<file path="flow/design.v">
`timescale 1ns / 1ps
module FreqCounter(
	 input clock,
	 input reset,
	 input IPS_left,
     input IPS_mid,
     input IPS_right,
	 input signalleftred,
	 input signalleftblue,
	 input signalrightred,
	 input signalrightblue,	 
	 output right_red,
	 output left_red,
	 output left_forward,
     output left_backward,
     output right_forward,
     output right_backward,
	 output a, b, c, d, e, f, g,  
     output [3:0]an
    );
parameter countToR = 53711;  
parameter countToL = 53711;  
parameter Delay = 195313;  
reg [15:0] right_red_freq_count;
reg [15:0] left_red_freq_count;
reg [15:0] right_blue_freq_count;
reg [15:0] left_blue_freq_count;
reg [15:0] freq_outR;
reg [15:0] freqHold0R;
reg [15:0] freqHold1R;
reg [15:0] freqHold2R;
reg [15:0] freqHold3R;
reg [15:0] freqHold4R;
reg [15:0] freqHold5R;
reg [15:0] freqHold6R;
reg [15:0] freqHold7R;
reg [15:0] freqHold8R;
reg [15:0] freqHold9R;
reg [15:0] freqHold10R;
reg [15:0] freqHold11R;
reg [15:0] freqHold12R;
reg [15:0] freqHold13R;
reg [15:0] freqHold14R;
reg [15:0] freqHold15R;
reg [15:0] freq_outL;
reg [15:0] freqHold0L;
reg [15:0] freqHold1L;
reg [15:0] freqHold2L;
reg [15:0] freqHold3L;
reg [15:0] freqHold4L;
reg [15:0] freqHold5L;
reg [15:0] freqHold6L;
reg [15:0] freqHold7L;
reg [15:0] freqHold8L;
reg [15:0] freqHold9L;
reg [15:0] freqHold10L;
reg [15:0] freqHold11L;
reg [15:0] freqHold12L;
reg [15:0] freqHold13L;
reg [15:0] freqHold14L;
reg [15:0] freqHold15L;
reg temp_right_red;
reg temp_left_red;
reg [15:0] fcountR;
reg [15:0] fcountL;
reg [10:0] scounterR;
reg [10:0] scounterL;
reg [10:0] dcounter;
reg [10:0] swidthR;
reg [10:0] swidthL;
reg old_sig1;
reg old_sig2;
reg old_sig3;
reg old_sig4;
reg [4:0] debounce_sig1;
reg [4:0] debounce_sig2;
reg [4:0] debounce_sig3;
reg [4:0] debounce_sig4;
reg [2:0] avClkR;
reg [2:0] avClkL;
reg [18:0] freqTempR;
reg [18:0] freqTempL;
reg [3:0]temp_an;
reg [6:0]temp_sseg;
reg [9:0] mcounter;  
reg [9:0] mwidth;    
reg temp_left_forward;       
reg temp_left_backward;      
reg temp_right_forward;
reg temp_right_backward;
reg [2:0] state;
reg [17:0] servodelaycount;
reg incflag;
always @(posedge clock) begin
  if (reset) begin
	fcountR = 16'b0;
	fcountL = 16'b0;
	scounterR = 11'b0;
	scounterL = 11'b0;
	dcounter = 11'b0;
	old_sig1 = 1'b0;
	old_sig2 = 1'b0;
	old_sig3 = 1'b0;
	old_sig4 = 1'b0;
	freq_outR = 16'b0;
	freq_outL = 16'b0;
	right_red_freq_count = 16'b0;
	left_red_freq_count = 16'b0;
	right_blue_freq_count = 16'b0;
	left_blue_freq_count = 16'b0;
	avClkR = 3'b0;
	freqTempR <= 19'b0;
	freqHold0R = 16'b0;
	freqHold1R = 16'b0;
	freqHold2R = 16'b0;
	freqHold3R = 16'b0;
	freqHold4R = 16'b0;
	freqHold5R = 16'b0;
	freqHold6R = 16'b0;
	freqHold7R = 16'b0;
	freqHold8R = 16'b0;
	freqHold9R = 16'b0;
	freqHold10R = 16'b0;
	freqHold11R = 16'b0;
	freqHold12R = 16'b0;
	freqHold13R = 16'b0;
	freqHold14R = 16'b0;
	freqHold15R = 16'b0;
	avClkL = 3'b0;
	freqTempL <= 19'b0;
	freqHold0L = 16'b0;
	freqHold1L = 16'b0;
	freqHold2L = 16'b0;
	freqHold3L = 16'b0;
	freqHold4L = 16'b0;
	freqHold5L = 16'b0;
	freqHold6L = 16'b0;
	freqHold7L = 16'b0;
	freqHold8L = 16'b0;
	freqHold9L = 16'b0;
	freqHold10L = 16'b0;
	freqHold11L = 16'b0;
	freqHold12L = 16'b0;
	freqHold13L = 16'b0;
	freqHold14L = 16'b0;
	freqHold15L = 16'b0;
	debounce_sig1 = 5'b0;
	debounce_sig2 = 5'b0;
	debounce_sig3 = 5'b0;
	debounce_sig4 = 5'b0;
	temp_right_red <= 1'b0;
	temp_left_red <= 1'b0;
  end
  else begin
	fcountR = fcountR + 1;
	fcountL = fcountL + 1;
	scounterR = scounterR + 1;
	scounterL = scounterL + 1;
	dcounter = dcounter + 1;
	debounce_sig1[0] = signalleftred;
	debounce_sig2[0] = signalleftblue;
	debounce_sig3[0] = signalrightred;
	debounce_sig4[0] = signalrightblue;
	debounce_sig1 = debounce_sig1 << 1;
	debounce_sig2 = debounce_sig2 << 1;
	debounce_sig3 = debounce_sig3 << 1;
	debounce_sig4 = debounce_sig4 << 1;
	if ((&debounce_sig1) | (~&debounce_sig1))begin
		if ((signalleftred != old_sig1)) begin
			left_red_freq_count = left_red_freq_count +1;
		end
	end
	if ((&debounce_sig2) | (~&debounce_sig2))begin
        if ((signalleftblue != old_sig2)) begin
            left_blue_freq_count = left_blue_freq_count +1;
        end
    end	
	if ((&debounce_sig3) | (~&debounce_sig3))begin
        if ((signalrightred != old_sig3)) begin
            right_red_freq_count = right_red_freq_count +1;
        end
    end
	if ((&debounce_sig4) | (~&debounce_sig4))begin
        if ((signalrightblue != old_sig4)) begin
            right_blue_freq_count = right_blue_freq_count +1;
        end
    end        
	if (fcountR >= (countToR >> 4)) begin
		freq_outR = right_red_freq_count << 3; 
		freq_outR = right_blue_freq_count << 3; 
		fcountR = 0;
		right_red_freq_count = 0;		
		right_blue_freq_count = 0;
		avClkR = avClkR + 1;
	end
	case (avClkR)
            0 : freqHold0R = freq_outR;
            1 : freqHold1R = freq_outR;
            2 : freqHold2R = freq_outR;
            3 : freqHold3R = freq_outR;
            4 : freqHold4R = freq_outR;
            5 : freqHold5R = freq_outR;
            6 : freqHold6R = freq_outR;
            7 : begin
                    freqHold7R = freq_outR;
                    freqTempR <= freqHold0R + freqHold1R + freqHold2R + freqHold3R +freqHold4R + freqHold5R + freqHold6R + freqHold7R+freqHold8R + freqHold9R + freqHold10R + freqHold11R +freqHold12R + freqHold13R + freqHold14R + freqHold15R;
                 end
          default :;
      endcase
	if (fcountL >= (countToL >> 4)) begin		
		freq_outL = left_red_freq_count << 3; 
		freq_outL = left_blue_freq_count << 3; 
		fcountL = 0;		
		left_red_freq_count = 0;		
		left_blue_freq_count = 0;
		avClkL = avClkL + 1;
	end
    case (avClkL)
		0 : freqHold0L = freq_outL;
		1 : freqHold1L = freq_outL;
		2 : freqHold2L = freq_outL;
		3 : freqHold3L = freq_outL;
		4 : freqHold4L = freq_outL;
		5 : freqHold5L = freq_outL;
		6 : freqHold6L = freq_outL;
		7 : begin
				freqHold7L = freq_outL;
				freqTempL <= freqHold0L + freqHold1L + freqHold2L + freqHold3L +freqHold4L + freqHold5L + freqHold6L + freqHold7L + freqHold8L + freqHold9L + freqHold10L + freqHold11L +freqHold12L + freqHold13L + freqHold14L + freqHold15L;
			 end
		default :;
	endcase
	old_sig1 = signalleftred;
	old_sig2 = signalleftblue;
	old_sig3 = signalrightred;
	old_sig4 = signalrightblue;
	freqHold8R = freqHold0R;
	freqHold9R = freqHold1R;
	freqHold10R = freqHold2R;
	freqHold11R = freqHold3R;
	freqHold12R = freqHold4R;
	freqHold13R = freqHold5R;
	freqHold14R = freqHold6R;
	freqHold15R = freqHold7R;
    freqHold8L = freqHold0L;
    freqHold9L = freqHold1L;
    freqHold10L = freqHold2L;
    freqHold11L = freqHold3L;
    freqHold12L = freqHold4L;
    freqHold13L = freqHold5L;
    freqHold14L = freqHold6L;
    freqHold15L = freqHold7L;
    if (scounterR < swidthR) begin        
        temp_right_red <= 1;
    end
    else begin
        temp_right_red <= 0;
    end
    if (scounterL < swidthL) begin        
        temp_left_red <= 1;
    end
    else begin
        temp_left_red <= 0;
    end
  end
end
    always @ (posedge clock) begin
      if (reset) begin
        mcounter = 10'b0;
        temp_left_forward <= 1'b0;
        temp_left_backward <= 1'b0;
        temp_right_forward <= 1'b0;
        temp_right_backward <= 1'b0;
      end
      else begin
        mcounter = mcounter + 1;   
        if (IPS_left == 1 && IPS_mid == 1 && IPS_right == 0) begin              
            temp_left_backward <= 0;
            temp_right_forward <= 0;            
            if (mcounter < mwidth) begin
                temp_left_forward <= 1;
                temp_right_backward <= 1;
              end 
            else begin
                temp_left_forward <= 0;
                temp_right_backward <= 0;
              end            
        end
        if (IPS_left == 1 && IPS_mid == 0 && IPS_right == 1) begin              
            temp_left_backward <= 0;
            temp_right_backward <= 0;            
            if (mcounter < mwidth) begin
                temp_left_forward <= 1;
                temp_right_forward <= 1;
              end 
            else begin
                temp_left_forward <= 0;
                temp_right_forward <= 0;
              end            
        end
        if (IPS_left == 1 && IPS_mid == 0 && IPS_right == 0) begin              
            temp_left_backward <= 0;
            temp_right_forward <= 0;            
            temp_right_backward <= 0;
            if (mcounter < mwidth) begin
                temp_left_forward <= 1;                
              end 
            else begin
                temp_left_forward <= 0;                
              end            
        end 
        if (IPS_left == 0 && IPS_mid == 1 && IPS_right == 1) begin              
            temp_left_forward <= 0;
            temp_right_backward <= 0;            
            if (mcounter < mwidth) begin
                temp_left_backward <= 1;
                temp_right_forward <= 1;
              end 
            else begin
                temp_left_backward <= 0;
                temp_right_forward <= 0;
              end            
        end          
        if (IPS_left == 0 && IPS_mid == 0 && IPS_right == 1) begin              
            temp_left_forward <= 0;
            temp_left_backward <= 0;                        
            temp_right_backward <= 0;
            if (mcounter < mwidth) begin
                temp_right_forward <= 1;                
              end 
            else begin
                temp_right_forward <= 0;                
              end            
        end 
      end
    end
    always @ (*) begin
         if (IPS_left == 0 || IPS_mid == 0 || IPS_right == 0) begin   
             mwidth = 10'd1023;
         end
         else begin               
             mwidth = 10'd0;      
         end
       end
       always @(posedge clock) begin
          if (reset) begin
            swidthR <= 11'd220;
            swidthL <= 11'd59;
            state = 3'b000;
            servodelaycount = 18'b0;
            incflag = 1'b0;
          end
          else begin
            servodelaycount = servodelaycount + 1;
            case(state)
                3'b000: begin
                    incflag = 0;
                    if (((freqTempR >> 4) >= 250)) begin
                        state = 3'b100;
                    end
                    if (((freqTempL >> 4) >= 250)) begin
                        state = 3'b101;
                    end
                end    
                3'b001: begin 
                    if (incflag == 0) begin
                        swidthR <= swidthR - 11'd54;
                        incflag = 1;
                    end
                    if (servodelaycount>=Delay)begin
                        swidthL <= swidthL + 11'd54;
                        state = 3'b011;
                    end
                end
                3'b010: begin
                    if (incflag == 0) begin
                        swidthL <= swidthL + 11'd54;
                        incflag = 1;
                    end
                    if (servodelaycount>=Delay)begin
                        swidthR <= swidthR - 11'd54;
                        state = 3'b011;
                    end
                end
                3'b011: begin
                    servodelaycount = 0;
                    state = 3'b000;
                end 
                3'b100: begin
                    servodelaycount = 0;
                    state = 3'b001;
                end  
                3'b101: begin
                    servodelaycount = 0;
                    state = 3'b010;
                end           
           endcase
          end
       end
always @ (*) begin      
     case(dcounter[10:9])               
               2'b00 :   
                begin                 
                 temp_an = 4'b1110;
                  if (((freqTempR >> 4) >= 250) || ((freqTempL >> 4) >= 250)) begin
                    temp_sseg = 7'b1000110;   
                  end
                  else begin
                    temp_sseg = 7'b1111111;   
                  end
                end
              2'b01:   
                begin
                temp_an = 4'b1101;
                    if ((((freqTempR >> 4) < 250) &&  ((freqTempR >> 4) > 25)) || (((freqTempL >> 4) < 250) && ((freqTempL >> 4) > 25))) begin
                        temp_sseg = 7'b0001110;  
                    end 
                    else begin
                        temp_sseg = 7'b1111111;  
                    end
                end 
               2'b10:   
                begin
                 temp_an = 4'b1011;
                 temp_sseg = 7'b1111111;    
                end
               2'b11:   
                begin
                 temp_an = 4'b0111;                 
                 temp_sseg = 7'b1111111;   
                end
    endcase
end
  assign right_red = temp_right_red;
  assign left_red = temp_left_red;
  assign an = temp_an;
  assign {g, f, e, d, c, b, a} = temp_sseg;
  assign left_forward = temp_left_forward;
  assign left_backward = temp_left_backward;
  assign right_forward = temp_right_forward;        
  assign right_backward = temp_right_backward;
endmodule
</file>
<file path="flow/run.sh">
#!/bin/bash
# the make line also repeats each setting of config.mk as NAME=value (left out here)
make -C /OpenROAD-flow-scripts/flow DESIGN_CONFIG=/design/flow/config.mk WORK_HOME=/design/flow/orfs CLKGATE_MAP_FILE= finish
</file>
<file path="flow/config.mk">
export PLATFORM = sky130hd
export DESIGN_NAME = FreqCounter
export DESIGN_NICKNAME = FreqCounter
export VERILOG_FILES = /design/flow/design.v
export SDC_FILE = /design/flow/constraint.sdc
export NUM_CORES = 4
export LEC_CHECK = 0
export CAP_MARGIN = 10
export CELL_PAD_IN_SITES_DETAIL_PLACEMENT = 2
export CORE_MARGIN = 2
export CORE_UTILIZATION = 42
export CTS_CLUSTER_DIAMETER = 24
export GPL_TIMING_DRIVEN = 1
export PLACE_DENSITY_LB_ADDON = 0.09
export SLEW_MARGIN = 25
export TNS_END_PERCENT = 40
</file>
<file path="flow/constraint.sdc">
create_clock -name core_clock -period 14.4 [get_ports {clock}]
set_input_delay 2.8800 -clock core_clock [delete_from_list [all_inputs] [get_ports {clock}]]
set_output_delay 2.8800 -clock core_clock [all_outputs]
set_load 0.01 [all_outputs]
</file>
==> results of run 1 <==
routing by layer:
metal | wire, um | share of wire (%) | track usage (%) | vias to the layer above
met5 | 0 | 0 | 0 | -
met4 | 6283 | 5.5 | 17.36 | 0
met3 | 5158 | 4.5 | 6.548 | 416
met2 | 60230 | 53 | 61.89 | 884
met1 | 42780 | 37 | 36.86 | 11830
li1 | - | - | - | 9495
stage by stage:
stage | util (%) | setup slack (ns) | area (um2)
after global routing | 52.71 | 4.530 | 32410
after floorplan | - | 6.338 | 26050
after CTS | 52.66 | 4.855 | 32380
after detailed placement | 43.87 | 4.830 | 26970
after global placement | 43.87 | 5.158 | 26970
final | 52.71 | 4.543 | 32410
area by class of cell:
class	instances	area [um2]
Antenna cell	1	2.502
Clock buffer	237	4891
Timing Repair Buffer	62	541.8
Clock inverter	50	515.5
Multi-Input combinational cell	1878	14860
Fill cell	6038	29070
Tap cell	790	988.4
Inverter	286	1079
Sequential cell	476	9529
==> run notes, run 1 <==
The layout was made with Yosys and OpenROAD.

TritonCTS built the clock tree. The startpoint of the most critical register-to-register path is fcountR[0]. The delay contributed by the slowest stage of the critical path is 0.61 ns. For this block, the routed nets add up to 114.4 mm of wire.

The script logs the ratio of routed vias to standard cells as 5.986. The routability congestion estimate from global placement is 0.7965. The worst setup path is launched from a primary input.

The synthesized design devotes to its leading area cell type 36.62% of total area. The deepest level of the CTS H-tree is 4. Counting buffers and inverters, the worst setup path is 24 cells deep. The highest fanout seen on the critical path is 10. The fraction of power consumed by sequential logic is 26.2%.

The fraction of registers with async set or reset after synthesis is 0%. On the critical path the data arrives at 10.48 ns. By area, the combinational part of the netlist is dominated by adder cells.

The number of cells after detailed placement is 3491. According to the report, the first pass of detailed routing completed in 5 iterations. The static power due to leakage is 13.57 nW.

Looking at the clock tree report, the maximum root-to-sink buffer count equals 3. The DRC violation count after routing is 0.

Hold is met by 0.4806 ns. In the final timing run, aggregate negative setup slack is 0 ns. The initial antenna violation count is 1. The part of the total power dissipated in combinational logic is 6.5%.

Yosys mapped a number of flops with a built-in enable equal to 0. The timing endpoint of the critical path is freqTempR[17]. The average instance area after synthesis is 9.403 um2. Dividing total power by cell area gives a power density of 161.6 nW/um2. The count of synthesis-stage warnings from yosys is 1. After global routing the overflow that remains totals 0.

Per the detail_route report, the via count comes to 22630. The adder-cell area share of the yosys netlist is 20.29%. The flop and latch count out of synthesis is 476. For flop-to-flop paths, the worst setup slack is 5.64 ns. The number of hold violations in the final report is 0.

The final timing report counts setup violations totalling 0. The worst-case vdd ir drop is 0.1083 mV. For this design, the CTS-stage hold fixing added 0 buffers. The placeable core region is 61480 um2. The category of cells accounting for the largest share of critical-path delay is adder cells. The part of the Yosys area used for sequential elements is 36.62%. Per the STA report, the cell with the highest stage delay on the worst path is clkdlybuf4s50_1. The share of the synthesized netlist area taken by xor and xnor gates is 4.208%. The detailed router finished its first iteration with 1360 violations. TritonCTS created 162 clock buffers.

The finished design was reported to have a net count of 3165. The growth of design area from synthesis to finish is 24.57%. The number of instances in the synthesized netlist is 2767.

Of the total synthesized cell area, the portion taken by AND, OR, NAND and NOR gates is 16.26%. The die outline height is 252.9 um. The fmax is 101.5 MHz. Before placement the cells fill 42.32% of the core. The count of buffers added on input and output ports is 21. The clock tree has to reach 476 sinks. The count of cells in the finished layout, fillers not included, comes to 3780. The worst min-delay path category is flop to flop. After synthesis the cells add up to 26020 um2. In this run the tools logged warnings totalling 31.

The worst slew slack as a fraction of its limit is 23.77%. The type of the worst setup path is primary input to flop. The run finished with no timing, DRC or antenna violations. Together, buffers and inverters on the worst path number 5. Overall routing resource usage recorded by global route was 33.77%. In the Yosys report the total cell count is 2767. The clock tree skew after final layout is 0.02465 ns. The die boundary width is 252.9 um.

The synthesis run shows the most used standard cells to be dfxtp_1, inv_1, nor2_1. Traced cell by cell, the critical path runs through clkdlybuf4s50_1 > xor2_1 > nand4_1 > nor2b_1 > nand2_1 > xor2_1 > o21ai_1 > o21ai_1 > buf_4 > inv_2 > fa_1 > inv_1 > fa_1 > fa_1 > fa_1 > inv_1 > ha_1 > a21oi_1 > o21ai_0 > a2111oi_0 > nor2_1 > o21a_1 > o21a_1 > o32ai_1. The first global-routing pass estimated 164.8 mm of wire.

The root buffer cell is clkbuf_16. At the pin with the least slew margin, the transition time is 1.115 ns. The power report shows net switching accounting for 26.19% of the total. The total internal power is 3.865 mW. The sequential group power is 1.37 mW. The number of global-route vias before repair is 26510. The most frequent cell on the critical path is fa_1.

In this run, distinct cell masters in the synthesized netlist total 87. The power consumed by the clock network is 3.52 mW. Total power for the finished layout comes to 5.237 mW. The clock latency reported for the late side of the worst-skew pair is 0.74 ns.

The nature of the critical path endpoint is a flop. The number of standard-cell rows in the floorplan is 91. The largest net degree at the start of global routing is 96.

The power group with the highest consumption is clock. In this run the post-CTS setup repair buffer count came out at 0. Counting pins that exceed their max-slew limit in the final report gives 0. For this run the top cell type by instance count after synthesis was dfxtp_1.

The cell type that accounts for the most area after synthesis is dfxtp_1. The post-synthesis compound-gate area fraction is 10.57%. Setup repair after global routing left no endpoint under its margin. The count of nets left with antenna violations after detail routing is 0.

The launch point of the worst path is signalrightblue. The worst path in the final design needs a cycle of 9.857 ns, including I/O delays and setup. The capturing point of the worst reg2reg path is freqTempR[17]. The overall chip area is 63960 um2. The part of the cycle the worst path needs is 68.45%. The count of cells resized by post-cts repair is 0. The clock network is responsible for 67.3% of the overall power. The worst hold endpoint is freqTempR[7]. The registers of the reported paths see a clock transition of 0.04 ns. The hold path startpoint is freqTempR[7]. The tool flagged a number of max-cap violations equal to 0. After legalization and detailed placement, the total HPWL measured 52.03 mm.

The post-synth area from yosys stat is 26020 um2. The mean routed wirelength per cell is 30.28 um. The top-level port count is 26. The reported net switching power is 1.371 mW.

The power in combinational cells is 0.339 mW. The required time of the worst setup path is 15.02 ns. Ranked by total cell area, the synthesized netlist is headed by dfxtp_1, fa_1, mux2i_1. Counting instances, the worst hold path has a depth of 2.

The report puts the cell count of the worst reg-to-reg path at 25. In the synthesized netlist the dominant register cell turns out to be dfxtp_1. Multiplexer cells account for 5.458% of the synthesized area.
==> inputs of run 2 (changes only) <==
Settings changed: ABC_AREA from default to 1, CAP_MARGIN 10 to 20, CELL_PAD_IN_SITES_DETAIL_PLACEMENT 2 to default, CORE_UTILIZATION 42 to 72, CTS_CLUSTER_DIAMETER 24 to default, CTS_CLUSTER_SIZE from default to 15, GPL_TIMING_DRIVEN 1 to default, PLACE_DENSITY_LB_ADDON 0.09 to 0.01, SETUP_SLACK_MARGIN from default to 1.92, SLEW_MARGIN 25 to 20, TNS_END_PERCENT 40 to default.
Clock period 14.4 ns to 6.81 ns, I/O delays scaled along.
==> run notes, run 2 <==
The layout was made with Yosys and OpenROAD.

The commonest cells after synthesis are nor2_1, nand2_1, inv_1. Hold analysis lists the worst path endpoint as fcountL[0]. The antenna diode count is 0 (-1).

The routability congestion estimate from global placement came to 0.8876 (+11%). The part of the Yosys area used for sequential elements is 33.56% (-3.1 points). The flop and latch count out of synthesis is 476 (unchanged). The final setup violation count is 0 (unchanged). The placeable core region is 38830 um2 (-37%). The length of routed met3 wiring is 5.003 mm (-3.0%). The sequential group power is 3.19 mW (+130%). The reg2reg setup slack is 1.17 ns (-4.47 ns). Setup repair after global routing could not meet its margin everywhere. The clock-pin slew of the registers on the worst-case setup and hold paths came to 0.06 ns (+0.02 ns).

The tally of unique sky130hd cells used after synthesis came to 53 (-39%). The startpoint of the most critical register-to-register path is fcountR[4]. The clock latency reported for the late side of the worst-skew pair came to 0.60 ns (-0.14 ns). The clock net sink count came to 476 (unchanged).

The actual transition at the worst max-transition pin came to 1.163 ns (+0.04874 ns). The worst hold-check slack is 0.4630 ns (-0.01760 ns). The count of buffers from port buffering came to 21 (unchanged). The clock tree skew after final layout is 0.01161 ns (-0.01303 ns). The number of buffers inserted during clock tree synthesis was 51 (-69%).

The required time of the worst setup path is 7.31 ns (-7.71 ns). The count of nets left with antenna violations after detail routing is 0 (unchanged). The fraction of power consumed by sequential logic is 29.8% (+3.6 points). Looking at the clock tree report, the root buffer type is clkbuf_16. The detailed-router iteration count before antenna repair is 6 (+1). The number of global-route vias before repair is 25330 (-4.5%). The buffer and inverter count on the worst path was 5 (unchanged). The CTS tree is built. The violation count after the first detailed-route iteration came to 1849 (+36%). The dominant cell type by area after synthesis is dfxtp_1. The worst min-delay path category is flop to flop. The adder-cell area share of the yosys netlist came to 18.60% (-1.7 points).

The largest part of the power goes to combinational cells. The capturing point of the worst reg2reg path is freqTempR[18]. The total number of vias is 24760 (+9.4%). The average instance area after synthesis is 7.569 um2 (-20%).

The simple-gate share of the synthesized area is 30.42% (+14 points). The share of the synthesized netlist area taken by xor and xnor gates was 3.239% (-0.97 points). The cell family contributing the most delay on the critical path is adder cells. The count of flip-flops with a built-in enable after synthesis was 0 (unchanged). The die boundary width was 202.6 um (-20%). The largest net degree at the start of global routing is 106 (+10%). The initial antenna violation count is 0 (-1). The tally of OpenROAD warnings was 40 (+29%). The deepest level of the CTS H-tree is 2 (-2). The first-pass GRT wire length is 120.5 mm (-27%). The startpoint identified for the worst hold timing path is fcountL[0]. nor2_1 is the most common cell in the netlist. The most numerous cell type found on the critical path is nand2_1. The total power density per cell area is 326.5 nW/um2 (+100%). The cell depth of the worst hold path came to 1 (-1). The part of the cycle the worst path needs is 82.77% (+14 points). For reference, the top cells by area after synthesis are dfxtp_1, fa_1, nor2_1.

The number of hold violations in the final report came to 0 (unchanged). The number of instances in the synthesized netlist is 3751 (+36%). The share of cell area taken by muxes after synthesis is 0.07051% (-5.4 points).

The sum of overflow across all layers after global routing is 0 (unchanged). The total internal power is 6.570 mW (+70%). The nature of the critical path endpoint is a flop. The timing endpoint of the critical path is freqTempR[18]. Among all flip-flop cells after synthesis, the most frequent one is dfxtp_1. The DRC violation count after routing is 0 (unchanged). The power in combinational cells is 4.79 mW (+1300%). The fraction of registers with async set or reset after synthesis is 0% (unchanged). The routed metal-1 wirelength is 27.91 mm (-35%). The number of maximum-capacitance violations is 0 (unchanged). The run finished with no timing, DRC or antenna violations. The count of synthesis-stage warnings from yosys was 1 (unchanged). The type of element launching the critical path is a flop. In this run the layout overhead on the synthesized area is reported as 15.69%.

The top-level port count was 26 (unchanged). The mean routed wirelength per cell was 17.33 um (-43%). The share of the synthesized area in the top cell type is 33.56% (-3.1 points). The floorplan utilization is 73.12% (+31 points). The aggregate routed wire length was 75.98 mm (-34%).

The deepest clock path buffer count was 3 (unchanged). The worst slew slack as a fraction of its limit is 21.46% (-2.3 points). The worst-case vdd ir drop was 0.2603 mV (+140%). The fmax is 177.4 MHz.

The post-synthesis compound-gate area fraction was 2.644% (-7.9 points). The post-synth area from yosys stat was 28390 um2 (+9.1%). The sum of met2 wire segment lengths after detailed routing is 38.34 mm (-36%). The number of cell instances after yosys synthesis is 3751 (+36%). Signal nets in the final route climb as high as met4. The post-synthesis cell area came to 28390 um2 (+9.1%).

The delay contributed by the slowest stage of the critical path is 0.59 ns (-0.02 ns). The static power due to leakage was 15.38 nW (+13%). The power consumed by the clock network is 2.74 mW (-22%).

The total stage count of the critical path is 33 (+38%). The max-slew violation count was 0 (unchanged). The part of the total power dissipated in combinational logic came to 44.6% (+38 points). The number of buffers inserted for hold repair after clock tree synthesis is 0 (unchanged).

The launch point of the worst path is fcountR[4]. The slowest cell on the critical path is fa_2. The type of the worst setup path is flop to flop. The global-route usage over all layers is 36.24% (+2.5 points). The depth of the most critical reg-to-reg path came to 33 (+32%). The overall chip area is 41040 um2 (-36%).

The die outline height is 202.6 um (-20%). The half-perimeter wire length of the detailed placement result is 44.10 mm (-15%). The final critical delay including setup and external delays is 5.636 ns. The highest fanout seen on the critical path came to 4 (-6).

The share of total power consumed by net switching is 38.74% (+13 points). By area, the combinational part of the netlist is dominated by simple AND/OR/NAND/NOR gates. The data arrival time of the critical path was 6.13 ns (-4.35 ns).

The reported net switching power is 4.155 mW (+200%). The number of standard-cell rows in the floorplan is 72 (-21%). The share of power burned in the clock network is 25.6% (-42 points). The final total negative setup slack is 0 ns (unchanged). The post-detailed-route via-to-cell ratio came to 5.647 (-5.7%).

The layout net count is 4129 (+30%).
==> run 2: metal layers <==
metal | GRT usage (%) | up-vias
li1 | - | 11600
met5 | 0 | -
met4 | 19.45 | 0
met1 | 41.53 | 11810
met3 | 5.281 | 318
met2 | 65.36 | 1032
==> run 2: final cells by class <==
type / count / area [um2]
Tap cell: 518 / 648.1
Inverter: 643 / 2441
Clock inverter: 9 / 85.08
Sequential cell: 476 / 9583
Fill cell: 2292 / 5981
Clock buffer: 80 / 1536
Timing Repair Buffer: 163 / 1446
Multi-Input combinational cell: 2495 / 17110
==> run 2: metrics by stage <==
| step | utilization, % | instance area, um2 | setup slack, ns | power (mW) | cells |
|---|---|---|---|---|---|
| 2_1_floorplan | - | 29060 | 1.190 | 6.489 | 3759 |
| 3_3_place_gp | 75.50 | 29320 | 0.1588 | 7.161 | 4179 |
| 3_5_place_dp | 75.50 | 29320 | 0.1400 | 7.305 | 4179 |
| 4_1_cts | 83.24 | 32320 | 1.410 | 10.35 | 4356 |
| 5_1_grt | 84.60 | 32850 | 0.8940 | 11.35 | 4384 |
| 6_report | 84.60 | 32850 | 1.174 | 10.73 | 4384 |
==> run 2: repair_timing <==
item                       CTS  global route
pin swaps                  130            78
buffers inserted            83            28
cloned                       5             0
gates resized              178            80
setup endpoints to repair   28            28
==> inputs of run 3 (changes only) <==
Settings changed: ABC_AREA 1 to default, CORE_UTILIZATION 72 to 40, CTS_CLUSTER_SIZE 15 to default, PLACE_DENSITY_LB_ADDON 0.01 to default, SETUP_SLACK_MARGIN 1.92 to -0.43.
Clock period 6.81 ns to 8.07 ns, I/O delays scaled along.
==> run notes, run 3 <==
The layout was made with Yosys and OpenROAD.

The die outline height came to 259.0 um (+28%). The number of hold violations in the final report is 0 (unchanged). The routability congestion estimate from global placement is 0.7962 (-10%). The number of cell instances after yosys synthesis is 2767 (-26%). The top-level port count is 26 (unchanged).

The count of buffers from port buffering is 21 (unchanged). The power group with the highest consumption is registers. The share of total power consumed by net switching came to 25.03% (-14 points). The antenna diode count was 0 (unchanged).

The average instance area after synthesis was 9.403 um2 (+24%). The part of the Yosys area used for sequential elements came to 36.62% (+3.1 points). The count of flip-flops with a built-in enable after synthesis was 0 (unchanged). The count of cells resized by post-cts repair was 0 (-100%). The CTS tree is built. The violation count after the first detailed-route iteration is 1131 (-39%). The final total negative setup slack came to 0 ns (unchanged). The static power due to leakage is 11.78 nW (-23%). STA lists the startpoint of the worst hold path as temp_left_forward. The reported net switching power is 1.341 mW (-68%). The worst-case vdd ir drop is 0.1632 mV (-37%).

The capturing point of the worst reg2reg path is freqTempL[17]. The adder-cell area share of the yosys netlist came to 20.29% (+1.7 points). The total setup buffers inserted after CTS is 0 (-100%). The clock latency reported for the late side of the worst-skew pair is 0.60 ns (about the same).

The share of the synthesized netlist area taken by xor and xnor gates is 4.208% (+0.97 points). The data arrival time of the critical path is 7.87 ns (+1.74 ns). The sequential group power is 2.43 mW (-24%). Setup repair after global routing left no endpoint under its margin. The part of the cycle the worst path needs is 90.99% (+8.2 points).

The total number of vias is 19020 (-23%). The number of instances in the synthesized netlist is 2767 (-26%). For this run the top cell type by instance count after synthesis was dfxtp_1.

The slowest stage of the critical path is the mux2i_1 cell. The timing endpoint of the critical path is freqTempL[17]. The share of power burned in the clock network is 45.2% (+20 points). The post-synthesis cell area is 26020 um2 (-8.4%).

For reference, the critical path cell chain is ha_1 > nand3b_1 > a22oi_1 > a311o_1 > a2111oi_2 > a2bb2oi_4 > buf_12 > mux2i_1 > fa_1 > inv_1 > fa_1 > fa_1 > fa_1 > fa_1 > nand2b_1 > a21oi_1 > o211ai_1 > nand2_1 > a221o_1 > or4_1 > a41o_1 > a21oi_1. The fraction of registers with async set or reset after synthesis was 0% (unchanged). The share of cell area taken by muxes after synthesis came to 5.458% (+5.4 points). The post-synthesis compound-gate area fraction was 10.57% (+7.9 points).

The buffer and inverter count on the worst path is 2 (-3). The layout net count is 3056 (-26%). The number of global-route vias before repair is 19290 (-24%).

The number of buffers inserted for hold repair after clock tree synthesis is 0 (unchanged). The clock tree skew after final layout came to 0.02521 ns (+0.01359 ns). The fmax is 136.2 MHz (-23%). The setup slack after placement is 0.1842 ns (+0.04419 ns). The clock-pin slew of the registers on the worst-case setup and hold paths is 0.07 ns (about the same). The largest net degree at the start of global routing is 101 (-4.7%).

The aggregate routed wire length is 58.00 mm (-24%). The total stage count of the critical path is 22 (-33%). The total power consumption of the routed design was 5.359 mW (-50%). The required time of the worst setup path is 8.60 ns (+1.29 ns). The reg2reg setup slack is 0.73 ns (-0.45 ns). The final setup violation count came to 0 (unchanged). The sum of overflow across all layers after global routing was 0 (unchanged). The first-pass GRT wire length was 96.01 mm (-20%). The depth of the most critical reg-to-reg path came to 22 (-33%). The root buffer cell chosen for the clock tree is clkbuf_16. The floorplan utilization is 40.43% (-33 points). The post-detailed-route via-to-cell ratio is 5.208 (-7.8%).

The part of the total power dissipated in combinational logic is 9.4% (-35 points). The number of maximum-capacitance violations is 0 (unchanged). The critical path is of the flop to flop type.

The type of element launching the critical path is a flop. The tally of OpenROAD warnings is 32 (-20%). The overall chip area is 67100 um2 (+64%). The deepest clock path buffer count is 3 (unchanged). The actual transition at the worst max-transition pin is 1.120 ns (-0.04284 ns). By area the synthesized netlist is led by dfxtp_1, fa_1, mux2i_1. The power in combinational cells is 0.504 mW (-89%). The number of buffers inserted during clock tree synthesis is 52 (+2.0%). The cell depth of the worst hold path is 2 (+1). Post-synth the commonest register cell is dfxtp_1. The initial antenna violation count came to 0 (unchanged). STA classifies the critical path endpoint as a flop. The total power density per cell area is 185.8 nW/um2 (-43%). The number of standard-cell rows in the floorplan is 93 (+29%). The half-perimeter wire length of the detailed placement result came to 39.98 mm (-9.3%). The post-synth area from yosys stat is 26020 um2 (-8.4%). The tally of unique sky130hd cells used after synthesis is 87 (+64%). The deepest level of the CTS H-tree came to 2 (unchanged). The worst hold path terminates at temp_left_forward. The fraction of power consumed by sequential logic came to 45.4% (+16 points). The global-route usage over all layers came to 17.47% (-19 points). The DRC violation count after routing is 0 (unchanged).

Of all cell types, the one taking the most synthesized area is dfxtp_1. The worst min-delay path category is flop to flop. The detailed-router iteration count before antenna repair is 5 (-1).

The power consumed by the clock network was 2.42 mW (-12%). The total internal power is 4.017 mW (-39%). The count of synthesis-stage warnings from yosys came to 1 (unchanged).

The flop and latch count out of synthesis is 476 (unchanged). The cell that appears most often on the critical path is fa_1. The clock net sink count is 476 (unchanged). The simple-gate share of the synthesized area came to 16.26% (-14 points). The max-slew violation count is 0 (unchanged). The growth of design area from synthesis to finish is 10.86%. The category of cells accounting for the largest share of critical-path delay is adder cells. The worst slew slack as a fraction of its limit is 24.80% (+3.3 points). The launch point of the worst path is fcountL[0]. The highest fanout seen on the critical path came to 51 (+47).

The mean routed wirelength per cell was 15.89 um (-8.3%). The share of the synthesized area in the top cell type is 36.62% (+3.1 points). The main logic family after synthesis is adder cells. The final critical delay including setup and external delays is 7.343 ns (+1.706 ns). The delay contributed by the slowest stage of the critical path is 0.74 ns (+0.15 ns). The final worst slack was 0.7273 ns (-0.4464 ns).

The die boundary width is 259.0 um (+28%). The synthesis run shows the most used standard cells to be dfxtp_1, inv_1, nor2_1. The run finished with no timing, DRC or antenna violations. The placeable core region came to 64350 um2 (+66%). The count of nets left with antenna violations after detail routing came to 0 (unchanged).

Per the timing report, the most critical flop-to-flop path originates at fcountL[0].
run 3: metal layers:
metal / track usage (%) / wire (um) / vias to the layer above
met5: 0 / 0 / -
met2: 30.21 / 28230 / 396
met4: 6.214 / 1755 / 0
met3: 2.705 / 2638 / 127
li1: - / - / 9199
met1: 22.11 / 25370 / 9294
run 3: area by class of cell:
class / count / area, um2
fillers: 6061 / 35500
multi-input cells: 1878 / 14860
flip-flops and latches: 476 / 9529
clock buffers: 80 / 1558
inverters: 286 / 1079
well taps: 855 / 1070
repair buffers: 63 / 581.8
clock inverters: 13 / 171.4
run 3: per-stage QoR:
step	cells	hold WS, ns	util [%]	instance area (um2)
floorplan	2775	0.4127	-	26050
global placement	3556	0.4275	42.05	27060
detailed placement	3556	0.4415	42.05	27060
CTS	3649	0.4510	44.74	28790
global route	3651	0.4770	44.82	28840
finish	3651	0.4495	44.82	28840
==> inputs of run 4 (changes only) <==
Settings changed: ABC_AREA from default to 1, CORE_UTILIZATION 40 to 69, SETUP_SLACK_MARGIN -0.43 to default, TNS_END_PERCENT from default to 5.
Clock period 8.07 ns to 5.84 ns, I/O delays scaled along.
==> run notes, run 4 <==
The layout was made with Yosys and OpenROAD.

The flow ran to the end and the layout has no timing, DRC or antenna violations. The count of synthesis-stage warnings from yosys is 1 (unchanged). The sequential group power came to 3.73 mW (+53%). The clock tree skew after final layout is 0.02223 ns (-0.002972 ns). Per the CTS log, the root buffer master is clkbuf_16. The part of the cycle the worst path needs is 96.20% (+5.2 points).

The clock latency reported for the late side of the worst-skew pair is 0.61 ns (about the same). The type of the worst setup path is flop to flop. The count of flip-flops with a built-in enable after synthesis is 0 (unchanged). The depth of the most critical reg-to-reg path is 30 (+36%). For reference, the critical path is launched at fcountR[0]. The power consumed by the clock network was 3.38 mW (+40%). The total internal power was 7.706 mW (+92%). The count of buffers from port buffering is 21 (unchanged). The actual transition at the worst max-transition pin came to 1.111 ns (-0.009451 ns).

The fraction of power consumed by sequential logic is 30.3% (-15 points). The slowest cell on the critical path is fa_1. For this run, the leading register cell type out of synthesis is dfxtp_1. The deepest clock path buffer count is 3 (unchanged). The final core area utilization was 79.01% (+34 points). The layout net count was 4162 (+36%). The share of total power consumed by net switching is 37.35% (+12 points). The power group with the highest consumption is combinational cells. The number of cell instances after yosys synthesis is 3751 (+36%). The CTS tree is built.

The capturing point of the worst reg2reg path is freqTempR[11]. The global-route usage over all layers is 33.02% (+16 points). The overall chip area is 42790 um2 (-36%). The deepest level of the CTS H-tree is 2 (unchanged). The post-synthesis compound-gate area fraction is 2.644% (-7.9 points). The most numerous cell type found on the critical path is fa_1. The power in combinational cells is 5.20 mW (+930%). The detailed-router iteration count before antenna repair came to 5 (unchanged). The most numerous cell in the Yosys netlist is nor2_1. Sorting the synthesized cells by how often they occur yields nor2_1, nand2_1, inv_1.

The total power consumption of the routed design is 12.30 mW (+130%). STA lists the startpoint of the worst hold path as dcounter[0]. The part of the total power dissipated in combinational logic is 42.3% (+33 points). The reported net switching power is 4.595 mW (+240%). The post-detailed-route via-to-cell ratio is 5.394 (+3.6%).

The number of filler instances in the final layout is 2924 (-52%). The delay contributed by the slowest stage of the critical path came to 0.54 ns (-0.20 ns). The die outline height is 206.9 um (-20%). The required time of the worst setup path is 6.33 ns (-2.27 ns). In the post-synthesis netlist, the biggest area contributors are dfxtp_1, fa_1, nor2_1.

The aggregate routed wire length is 70.51 mm (+22%). The worst slew slack as a fraction of its limit is 25.93% (+1.1 points). The type of element launching the critical path is a flop. The part of the Yosys area used for sequential elements came to 33.56% (-3.1 points).

Looking at the reg2reg group, the worst path starts from fcountR[0]. The clock net sink count is 476 (unchanged). The nature of the critical path endpoint is a flop. The final critical delay including setup and external delays is 5.618 ns (-1.725 ns). The share of the synthesized netlist area taken by xor and xnor gates is 3.239% (-0.97 points). The total stage count of the critical path is 30 (+36%). The share of power burned in the clock network came to 27.4% (-18 points).

The average instance area after synthesis is 7.569 um2 (-20%). The clock-pin slew of the registers on the worst-case setup and hold paths was 0.06 ns (about the same). The floorplan utilization was 69.69% (+29 points). The cell depth of the worst hold path is 1 (-1).

The data arrival time of the critical path is 6.11 ns (-1.76 ns). The area of combinational cells with multiple inputs is 16180 um2 (+8.9%). The max-slew violation count is 0 (unchanged). The fraction of registers with async set or reset after synthesis is 0% (unchanged). The half-perimeter wire length of the detailed placement result was 45.78 mm (+15%). The number of hold violations in the final report is 0 (unchanged). The worst min-delay path category is flop to flop. The number of standard-cell rows in the floorplan was 74 (-20%). The first-pass GRT wire length is 113.5 mm (+18%). The largest net degree at the start of global routing is 157 (+55%). The share of the synthesized area in the top cell type is 33.56% (-3.1 points). The total number of vias is 23920 (+26%). The category of cells accounting for the largest share of critical-path delay is adder cells. The post-synthesis cell area came to 28390 um2 (+9.1%). The post-synth area from yosys stat is 28390 um2 (+9.1%). The routability congestion estimate from global placement is 0.9127 (+15%). The adder-cell area share of the yosys netlist was 18.60% (-1.7 points).

The tally of unique sky130hd cells used after synthesis is 53 (-39%). The DRC violation count after routing was 0 (unchanged). The register area is 9559 um2 (+0.32%). The highest fanout seen on the critical path is 13 (-75%). The simple-gate share of the synthesized area is 30.42% (+14 points). The number of maximum-capacitance violations is 0 (unchanged).

The number of global-route vias before repair came to 23680 (+23%). The dominant cell type by area after synthesis is dfxtp_1. The buffer and inverter count on the worst path came to 7 (+5).

The final total negative setup slack is 0 ns (unchanged). By area, the combinational part of the netlist is dominated by simple AND/OR/NAND/NOR gates. The fmax is 178.0 MHz (+31%). The sum of overflow across all layers after global routing was 0 (unchanged). The placeable core region is 40740 um2 (-37%).

The count of nets left with antenna violations after detail routing was 0 (unchanged). The worst-case vdd ir drop came to 0.2704 mV (+66%). The mean routed wirelength per cell was 15.90 um (about the same). The initial antenna violation count is 0 (unchanged).

The antenna diode count is 0 (unchanged). The top-level port count is 26 (unchanged). The number of buffers inserted for hold repair after clock tree synthesis came to 0 (unchanged). The reg2reg setup slack is 0.22 ns (-0.51 ns). The tally of OpenROAD warnings is 38 (+19%). The die boundary width is 206.9 um (-20%). The setup slack after placement is -0.7783 ns (-0.9625 ns). OpenSTA lists the critical path endpoint as freqTempR[11].

The flop and latch count out of synthesis is 476 (unchanged). The number of buffers inserted during clock tree synthesis is 51 (-1.9%). The path with the worst hold slack has its endpoint at dcounter[0]. The share of cell area taken by muxes after synthesis is 0.07051% (-5.4 points). The final worst slack is 0.2218 ns (-0.5055 ns).

The growth of design area from synthesis to finish is 13.37%. The number of instances in the synthesized netlist is 3751 (+36%). The final setup violation count is 0 (unchanged).

The violation count after the first detailed-route iteration came to 1727 (+53%). The static power due to leakage is 15.37 nW (+31%). The total power density per cell area is 382.1 nW/um2 (+110%).
-- run 4: metal layers --
layer  part of all wire, %  up-vias  global-route usage [%]
met5                     0        -                       0
met4                   4.3        0                   15.60
met3                   5.5      179                   4.113
met2                    51      698                   59.68
met1                    39    11420                   38.93
li1                      -    11630                       -
-- run 4: per-stage QoR --
stage          hold slack (ns)  cell area (um2)  std cells
2_1_floorplan           0.4130            28420       3759
3_5_place_dp            0.4363            29690       4325
6_report                0.4507            32190       4435
4_1_cts                 0.4517            31500       4419
5_1_grt                 0.4731            32190       4435
3_3_place_gp            0.4220            29690       4325
-- run 4: what timing repair did --
action                     CTS  global route
buffers inserted             1            16
gates resized               23           141
pin swaps                    4            59
setup endpoints to repair   12            24
-- run 4: area by class of cell --
class / instances / area share (%)
inverters: 643 / 7.521
clock buffers: 79 / 4.824
repair buffers: 200 / 5.038
well taps: 532 / 2.068
multi-input cells: 2491 / 50.25
flip-flops and latches: 476 / 29.70
clock inverters: 14 / 0.5986
==> inputs of run 5 (changes only) <==
Settings changed: ABC_AREA 1 to default, CORE_UTILIZATION 69 to 67, TNS_END_PERCENT 5 to default.
Clock period 5.84 ns to 8.15 ns, I/O delays scaled along.
==> run notes, run 5 <==
The layout was made with Yosys and OpenROAD.

The flow ran to the end and the layout has no timing, DRC or antenna violations. Between the synthesized netlist and the finished layout, the area growth was recorded as 8.858%. Per STA, the worst path is made up of ha_1 > nand3b_1 > a22oi_1 > a311o_1 > a2111oi_2 > a2bb2oi_4 > mux2i_1 > inv_1 > fa_1 > inv_1 > fa_1 > fa_1 > inv_1 > fa_1 > nand4b_1 > fa_1 > nand2b_1 > a21oi_1 > o211ai_1 > nand2_1 > a221o_1 > or4_1 > a41o_1 > a21oi_1. The clock net sink count is 476 (unchanged). The cell area after placement is 26600 um2 (-10%).

The timing endpoint of the critical path is freqTempL[17]. The final standard cell count with taps included and fillers excluded is 3310 (-25%). The highest fanout seen on the critical path was 10 (-3). The buffer and inverter count on the worst path is 3 (-4). The simple-gate share of the synthesized area came to 16.26% (-14 points).

The overall chip area is 40430 um2 (-5.5%). The nature of the critical path endpoint is a flop. The number of instances in the synthesized netlist is 2767 (-26%). The most frequent cell on the critical path is fa_1. The fraction of registers with async set or reset after synthesis is 0% (unchanged). The total setup buffers inserted after CTS is 0 (-1). The flop and latch count out of synthesis is 476 (unchanged). The final worst slack is 0.5691 ns (+0.3473 ns).

The reg2reg setup slack is 0.57 ns (+0.35 ns). The largest net degree at the start of global routing is 102 (-35%). The count of flip-flops with a built-in enable after synthesis is 0 (unchanged). The number of maximum-capacitance violations is 0 (unchanged).

The number of cells after detailed placement is 3219 (-26%). The clock latency reported for the late side of the worst-skew pair is 0.59 ns (-0.02 ns). The worst setup path is of the flop to flop kind. The final total negative setup slack is 0 ns (unchanged).

The global-route usage over all layers was 28.44% (-4.6 points). The max-slew violation count is 0 (unchanged). STA lists the endpoint of the worst register-to-register path as freqTempL[17]. The total power density per cell area was 184.9 nW/um2 (-52%). The detailed-router iteration count before antenna repair came to 6 (+1). The actual transition at the worst max-transition pin is 0.9516 ns (-0.1594 ns).

The initial antenna violation count is 1 (+1). The min-delay analysis places its worst path in the category flop to flop. The share of cell area taken by muxes after synthesis was 5.458% (+5.4 points). CTS placed an instance of clkbuf_16 at the clock tree root. The number of hold violations in the final report came to 0 (unchanged). The tally of unique sky130hd cells used after synthesis is 87 (+64%). The leading register cell type out of synthesis is dfxtp_1. The final setup violation count is 0 (unchanged).

The setup slack after placement is 0.1949 ns (+0.9733 ns). The placeable core region came to 38470 um2 (-5.6%). The sum of overflow across all layers after global routing is 0 (unchanged). The share of power burned in the clock network is 44.6% (+17 points). The CTS tree is built.

Among the non-sequential cells, adder cells take the most area. The clock tree skew after final layout is 0.01297 ns (-0.009260 ns). The hold path startpoint is state[5]. The post-detailed-route via-to-cell ratio is 5.743 (+6.5%). The half-perimeter wire length of the detailed placement result is 37.96 mm (-17%).

The share of total power consumed by net switching was 25.00% (-12 points). The aggregate routed wire length is 55.30 mm (-22%). The worst setup path is launched from a flop.

The slowest stage of the critical path is the mux2i_1 cell. The mean routed wirelength per cell is 16.71 um (+5.1%). The deepest clock path buffer count is 3 (unchanged).

The worst hold endpoint is state[0]. The reported net switching power is 1.310 mW (-71%). The die boundary width is 201.1 um (-2.8%).

The top-level port count is 26 (unchanged). Of all cell types, the one taking the most synthesized area is dfxtp_1. The violation count after the first detailed-route iteration is 1179 (-32%). The total number of vias is 19010 (-21%). The number of cell instances after yosys synthesis came to 2767 (-26%). The clock-pin slew of the registers on the worst-case setup and hold paths was 0.06 ns (about the same). The post-synth area from yosys stat was 26020 um2 (-8.4%). The antenna diode count is 0 (unchanged).

The sequential group power is 2.41 mW (-35%). The data arrival time of the critical path is 8.09 ns (+1.98 ns). The delay contributed by the slowest stage of the critical path is 0.64 ns (+0.10 ns).

The startpoint of the most critical register-to-register path is fcountL[0]. The number of standard-cell rows in the floorplan is 72 (-2.7%). The category of cells accounting for the largest share of critical-path delay is adder cells. The number of filler instances in the final layout is 2848 (-2.6%). The final critical delay including setup and external delays was 7.581 ns (+1.963 ns). The number of global-route vias before repair is 19250 (-19%). The required time of the worst setup path is 8.66 ns (+2.33 ns). The share of the synthesized netlist area taken by xor and xnor gates was 4.208% (+0.97 points).

Sorting the synthesized cells by area gives the leading types as dfxtp_1, fa_1, mux2i_1. The floorplan utilization is 67.64% (-2.1 points). The post-synthesis cell area was 26020 um2 (-8.4%). The routability congestion estimate from global placement came to 0.8464 (-7.3%). The number of buffers inserted for hold repair after clock tree synthesis is 0 (unchanged).

The power consumed by the clock network is 2.34 mW (-31%). The number of buffers inserted during clock tree synthesis is 50 (-2.0%). The final core area utilization is 73.63% (-5.4 points). The static power due to leakage is 11.72 nW (-24%). The fmax is 131.9 MHz (-26%). The tally of OpenROAD warnings is 35 (-7.9%).

The worst slew slack as a fraction of its limit was 36.56% (+11 points). The part of the cycle the worst path needs is 93.02% (-3.2 points). The count of buffers from port buffering is 21 (unchanged). The total power consumption of the routed design was 5.238 mW (-57%). The part of the Yosys area used for sequential elements is 36.62% (+3.1 points). The DRC violation count after routing came to 0 (unchanged). The power in combinational cells was 0.496 mW (-90%).

The most numerous cell in the Yosys netlist is dfxtp_1. The worst hold-check slack is 0.4450 ns (-0.005703 ns). The count of cells resized by post-cts repair is 0 (-100%).

The total internal power is 3.929 mW (-49%). The layout net count is 3053 (-27%). For reference, the top cells by count after synthesis are dfxtp_1, inv_1, nor2_1.

The post-synthesis compound-gate area fraction is 10.57% (+7.9 points). The area of all placed cells without fillers was 28320 um2 (-12%). Setup repair after global routing left no endpoint under its margin. The cell depth of the worst hold path is 1 (unchanged). OpenSTA lists the critical path startpoint as fcountL[0]. The average instance area after synthesis came to 9.403 um2 (+24%).

The adder-cell area share of the yosys netlist is 20.29% (+1.7 points). The deepest level of the CTS H-tree is 2 (unchanged). The count of nets left with antenna violations after detail routing is 0 (unchanged). The power group with the highest consumption is registers. The depth of the most critical reg-to-reg path is 24 (-20%). The fraction of power consumed by sequential logic is 45.9% (+16 points). The first-pass GRT wire length came to 94.76 mm (-16%). The share of the synthesized area in the top cell type is 36.62% (+3.1 points). The total stage count of the critical path is 24 (-20%).

The part of the total power dissipated in combinational logic is 9.5% (-33 points). The worst-case vdd ir drop is 0.1710 mV (-37%). The die outline height was 201.1 um (-2.8%). The count of synthesis-stage warnings from yosys is 1 (unchanged).
-- run 5: cell type report --
| cell class | instances | area (um2) | area share, % |
|---|---|---|---|
| well taps | 518 | 648.1 | 2.288 |
| clock buffers | 70 | 1470 | 5.191 |
| multi-input cells | 1878 | 14830 | 52.37 |
| flip-flops and latches | 476 | 9529 | 33.64 |
| inverters | 286 | 1076 | 3.799 |
| repair buffers | 62 | 541.8 | 1.913 |
| clock inverters | 20 | 224.0 | 0.7907 |
-- run 5: metal layers --
| layer | wire length, um | GRT usage, % | vias up |
|---|---|---|---|
| met5 | 19 | 0 | - |
| met4 | 1217 | 8.069 | 2 |
| met3 | 3443 | 5.276 | 93 |
| met2 | 25820 | 46.65 | 432 |
| met1 | 24800 | 38.82 | 9265 |
| li1 | - | - | 9217 |
==> inputs of run 6 (changes only) <==
Settings changed: CORE_UTILIZATION 67 to 58, SETUP_SLACK_MARGIN from default to 0.9.
Clock period 8.15 ns to 5.48 ns, I/O delays scaled along.
==> run notes, run 6 <==
The layout was made with Yosys and OpenROAD.

The run finished, with violations left. The layout checks failed on setup timing. The antenna diode count is 0 (unchanged). The violation count after the first detailed-route iteration is 1277 (+8.3%).

The average instance area after synthesis is 9.403 um2 (unchanged). The static power due to leakage is 13.21 nW (+13%). The half-perimeter wire length of the detailed placement result came to 41.14 mm (+8.4%). The growth of design area from synthesis to finish is 21.32%. The number of instances in the synthesized netlist was 2767 (unchanged).

The total internal power came to 6.049 mW (+54%). The most frequent cell on the critical path is buf_6. The fraction of registers with async set or reset after synthesis was 0% (unchanged). The number of cells after detailed placement is 3453 (+7.3%). The count of buffers from port buffering was 21 (unchanged).

The worst slew slack as a fraction of its limit was 30.36% (-6.2 points). The fmax is 152.6 MHz (+16%). The share of total power consumed by net switching is 25.44% (+0.44 points). The clock-pin slew of the registers on the worst-case setup and hold paths came to 0.06 ns (about the same).

The most numerous cell in the Yosys netlist is dfxtp_1. The dominant cell type by area after synthesis is dfxtp_1. The synthesis run shows the most used standard cells to be dfxtp_1, inv_1, nor2_1. The reported net switching power was 2.065 mW (+58%). The total stage count of the critical path is 48 (+100%).

The timing endpoint of the critical path is freqHold11L[3]. The die outline height is 215.8 um (+7.3%). On the critical path, the stage with the largest delay is an instance of a2111oi_4. The floorplan utilization is 58.84% (-8.8 points). The largest net degree at the start of global routing came to 187 (+83%).

The required time of the worst setup path is 5.93 ns (-2.73 ns). The final setup violation count is 27 (+27). The count of flip-flops with a built-in enable after synthesis came to 0 (unchanged). The sequential group power came to 3.58 mW (+49%). The final standard cell count with taps included and fillers excluded is 3635 (+9.8%). Per the synth stats, the flop cell with the highest instance count is dfxtp_1.

The clock net sink count is 476 (unchanged). The part of the cycle the worst path needs is 119.6% (+27 points). The max-slew violation count came to 0 (unchanged). The clock tree skew after final layout is 0.01574 ns (+0.002766 ns). CTS placed an instance of clkbuf_16 at the clock tree root. The number of hold violations in the final report is 0 (unchanged). The number of buffers inserted during clock tree synthesis came to 52 (+4.0%). The cell depth of the worst hold path is 1 (unchanged).

The sum of met2 wire segment lengths after detailed routing is 30.03 mm (+16%). The number of cell instances after yosys synthesis is 2767 (unchanged). The count of synthesis-stage warnings from yosys came to 1 (unchanged). The number of maximum-capacitance violations is 0 (unchanged). The share of cell area taken by muxes after synthesis came to 5.458% (unchanged). The depth of the most critical reg-to-reg path is 48 (+100%). The aggregate routed wire length is 61.94 mm (+12%). The part of the total power dissipated in combinational logic is 11.8% (+2.3 points). The top layer used by detailed routing is met4. The power consumed by the clock network is 3.58 mW (+53%). Sorting the synthesized cells by area gives the leading types as dfxtp_1, fa_1, mux2i_1. The total power density per cell area came to 257.1 nW/um2 (+39%). The mean routed wirelength per cell is 17.04 um (+2.0%).

The buffer and inverter count on the worst path was 39 (+36). The routability congestion estimate from global placement is 0.8576 (+1.3%). The endpoint of the worst hold path is reported as dcounter[0]. The min-delay analysis places its worst path in the category flop to flop. The adder-cell area share of the yosys netlist is 20.29% (unchanged). The simple-gate share of the synthesized area came to 16.26% (unchanged). The DRC violation count after routing is 0 (unchanged). The nature of the critical path endpoint is a flop. The worst setup path is launched from a flop.

The total number of vias was 20110 (+5.8%). The number of standard-cell rows in the floorplan is 77 (+6.9%). The layout net count came to 3302 (+8.2%). The data arrival time of the critical path is 7.00 ns (-1.09 ns). The highest fanout seen on the critical path was 6 (-4). The top-level port count was 26 (unchanged). Setup repair after global routing could not meet its margin everywhere. The detailed-router iteration count before antenna repair is 5 (-1).

The part of the Yosys area used for sequential elements came to 36.62% (unchanged). The launch point of the worst path is fcountL[1]. The category of cells accounting for the largest share of critical-path delay is buffers and inverters. The fraction of power consumed by sequential logic was 44.1% (-1.8 points). The hold path startpoint is dcounter[0]. The power in combinational cells is 0.957 mW (+93%). The post-synth area from yosys stat is 26020 um2 (unchanged).

The final critical delay including setup and external delays is 6.554 ns (-1.027 ns). The reg2reg setup slack is -1.07 ns (-1.64 ns). The initial antenna violation count is 0 (-1).

The sum of overflow across all layers after global routing was 0 (unchanged). The final core area utilization is 71.38% (-2.3 points). The deepest clock path buffer count is 3 (unchanged). The post-synthesis cell area is 26020 um2 (unchanged). The delay contributed by the slowest stage of the critical path is 0.42 ns (-0.22 ns). The global-route usage over all layers is 27.04% (-1.4 points). The power group with the highest consumption is registers.

The final worst slack was -1.074 ns (-1.643 ns). The flop and latch count out of synthesis is 476 (unchanged). The post-detailed-route via-to-cell ratio is 5.531 (-3.7%).

The routed metal-1 wirelength is 28.01 mm (+13%). The worst hold-check slack came to 0.4537 ns (+0.008644 ns). TritonCTS built the clock tree. The deepest level of the CTS H-tree was 2 (unchanged).

The first-pass GRT wire length came to 103.2 mm (+8.9%). The share of the synthesized netlist area taken by xor and xnor gates is 4.208% (unchanged). The clock latency reported for the late side of the worst-skew pair was 0.60 ns (about the same). The capturing point of the worst reg2reg path is freqHold11L[3]. The main logic family after synthesis is adder cells. The number of global-route vias before repair is 20770 (+7.9%). The actual transition at the worst max-transition pin is 1.024 ns (+0.07276 ns). The length of routed met3 wiring is 2.343 mm (-32%).

In this run the critical register-to-register path is launched from fcountL[1]. The worst-case vdd ir drop is 0.2686 mV (+57%). The tally of unique sky130hd cells used after synthesis is 87 (unchanged).

The post-synthesis compound-gate area fraction came to 10.57% (unchanged). The share of the synthesized area in the top cell type came to 36.62% (unchanged). The count of nets left with antenna violations after detail routing came to 0 (unchanged).

The type of the worst setup path is flop to flop. The die boundary width came to 215.8 um (+7.3%). The share of power burned in the clock network is 44.1% (-0.5 points). The tally of OpenROAD warnings is 38 (+8.6%). The overall chip area is 46570 um2 (+15%). The placeable core region is 44220 um2 (+15%).
==> run 6: routing by layer <==
layer  vias up  global-route usage [%]
met2       361                   46.40
met3       111                   3.326
met1      9934                   36.00
met4         0                   7.908
met5         -                       0
li1       9701                       -
==> run 6: what timing repair did <==
action / 4_1_cts / 5_1_grt
endpoints found under the setup margin: 28 / 31
hold buffers: 0 / 0
gates resized: 80 / 72
setup buffers: 66 / 21
cloned: 1 / 0
hold endpoints to repair: 0 / 0
pin swaps: 89 / 80
==> run 6: cell type report <==
class / count / area (um2)
clock buffer: 76 / 1543
clock inverter: 18 / 197.7
fill: 3296 / 12660
inverter: 286 / 1076
multi-input combinational: 1878 / 15760
sequential: 476 / 9539
tap: 592 / 740.7
timing repair buffer: 309 / 2713
==> run 6: per-stage QoR <==
| stage | TNS (ns) | cell area, um2 | setup slack, ns | total power [mW] |
|---|---|---|---|---|
| final | -15.57 | 31570 | -1.074 | 8.114 |
| after floorplan | -7.653 | 26650 | -0.7642 | 4.224 |
| after global placement | -19.91 | 28470 | -1.173 | 4.448 |
| after CTS | -12.22 | 31090 | -0.8491 | 8.132 |
| after detailed placement | -21.53 | 28500 | -1.275 | 4.473 |
| after global routing | -22.04 | 31570 | -1.190 | 8.392 |
==> inputs of run 7 (changes only) <==
Settings changed: ABC_AREA from default to 1, CORE_UTILIZATION 58 to 72, CTS_CLUSTER_DIAMETER from default to 27, CTS_CLUSTER_SIZE from default to 72, HOLD_SLACK_MARGIN from default to 0.29, PLACE_DENSITY_LB_ADDON from default to 0.01, SETUP_SLACK_MARGIN 0.9 to 1.12.
Clock period 5.48 ns to 4.48 ns, I/O delays scaled along.
==> run notes, run 7 <==
Results of an implementation run.

The die outline height is 202.6 um (-6.1%). The number of cell instances after yosys synthesis is 3751 (+36%). The simple-gate share of the synthesized area was 30.42% (+14 points). The run ended at global routing (5_1_grt).

The number of buffers inserted during clock tree synthesis is 114 (+120%). The flop and latch count out of synthesis is 476 (unchanged). The top-level port count is 26 (unchanged). The count of synthesis-stage warnings from yosys is 1 (unchanged). The die boundary width is 202.6 um (-6.1%).

The fraction of registers with async set or reset after synthesis is 0% (unchanged). Recorded from the global router log, the overflow total was 3618. The tally of unique sky130hd cells used after synthesis is 53 (-39%). The number of instances in the synthesized netlist came to 3751 (+36%). Among the non-sequential cells, simple AND/OR/NAND/NOR gates take the most area.

Across every metal layer, demand over resource in global routing totals 99.87%. The half-perimeter wire length of the detailed placement result was 48.83 mm (+19%). The floorplan utilization is 73.12% (+14 points). The overall chip area is 41040 um2 (-12%).

The first error in the log reads "[ERROR GRT-0232] Routing congestion too high. Check the congestion heatmap in the GUI". The routability congestion estimate from global placement is 0.9280 (+8.2%). The count of flip-flops with a built-in enable after synthesis is 0 (unchanged). The root buffer cell is clkbuf_16. The post-synth area from yosys stat is 28390 um2 (+9.1%). The share of cell area taken by muxes after synthesis was 0.07051% (-5.4 points). The share of the synthesized netlist area taken by xor and xnor gates is 3.239% (-0.97 points).

The share of the synthesized area in the top cell type came to 33.56% (-3.1 points). Yosys attributes the largest share of cell area to dfxtp_1, fa_1, nor2_1. The biggest area contributor in the post-synthesis netlist is dfxtp_1. The part of the Yosys area used for sequential elements was 33.56% (-3.1 points). The most used flip-flop cell after synthesis is dfxtp_1.

The adder-cell area share of the yosys netlist is 18.60% (-1.7 points). Yosys instantiated no cell more often than nor2_1. The deepest clock path buffer count is 3 (unchanged). The post-synthesis cell area is 28390 um2 (+9.1%).

The placeable core region is 38830 um2 (-12%). The number of standard-cell rows in the floorplan is 72 (-6.5%). The count of buffers from port buffering was 21 (unchanged). The post-synthesis compound-gate area fraction is 2.644% (-7.9 points).

The average instance area after synthesis is 7.569 um2 (-20%). The deepest level of the CTS H-tree is 3 (+1). The clock net sink count is 476 (unchanged).

The synthesis run shows the most used standard cells to be nor2_1, nand2_1, inv_1. The flow did not finish.
## run 7: per-stage QoR
stage	std cells	total power [mW]	instance area (um2)	worst slack, ns	setup TNS, ns
3_5_place_dp	4384	11.78	30910	-1.602	-38.86
4_1_cts	4687	21.26	36310	-1.060	-25.24
2_1_floorplan	3759	9.711	29090	-0.8355	-15.55
3_3_place_gp	4384	11.51	30910	-1.497	-36.30
## run 7: what timing repair did
item                                    in CTS
gates cloned                                 4
hold buffers                                 0
resized                                    139
pin swaps                                  118
endpoints found under the setup margin     174
setup buffers                               82
## run 7: metal layers
| layer | GRT overflow | GRT usage [%] |
|---|---|---|
| met3 | 26 | 73.64 |
| met2 | 2838 | 133.4 |
| met5 | 5 | 29.40 |
| met4 | 723 | 113.9 |
| met1 | 26 | 88.66 |
No activity file was given, so power comes from the tool's default toggle rates.
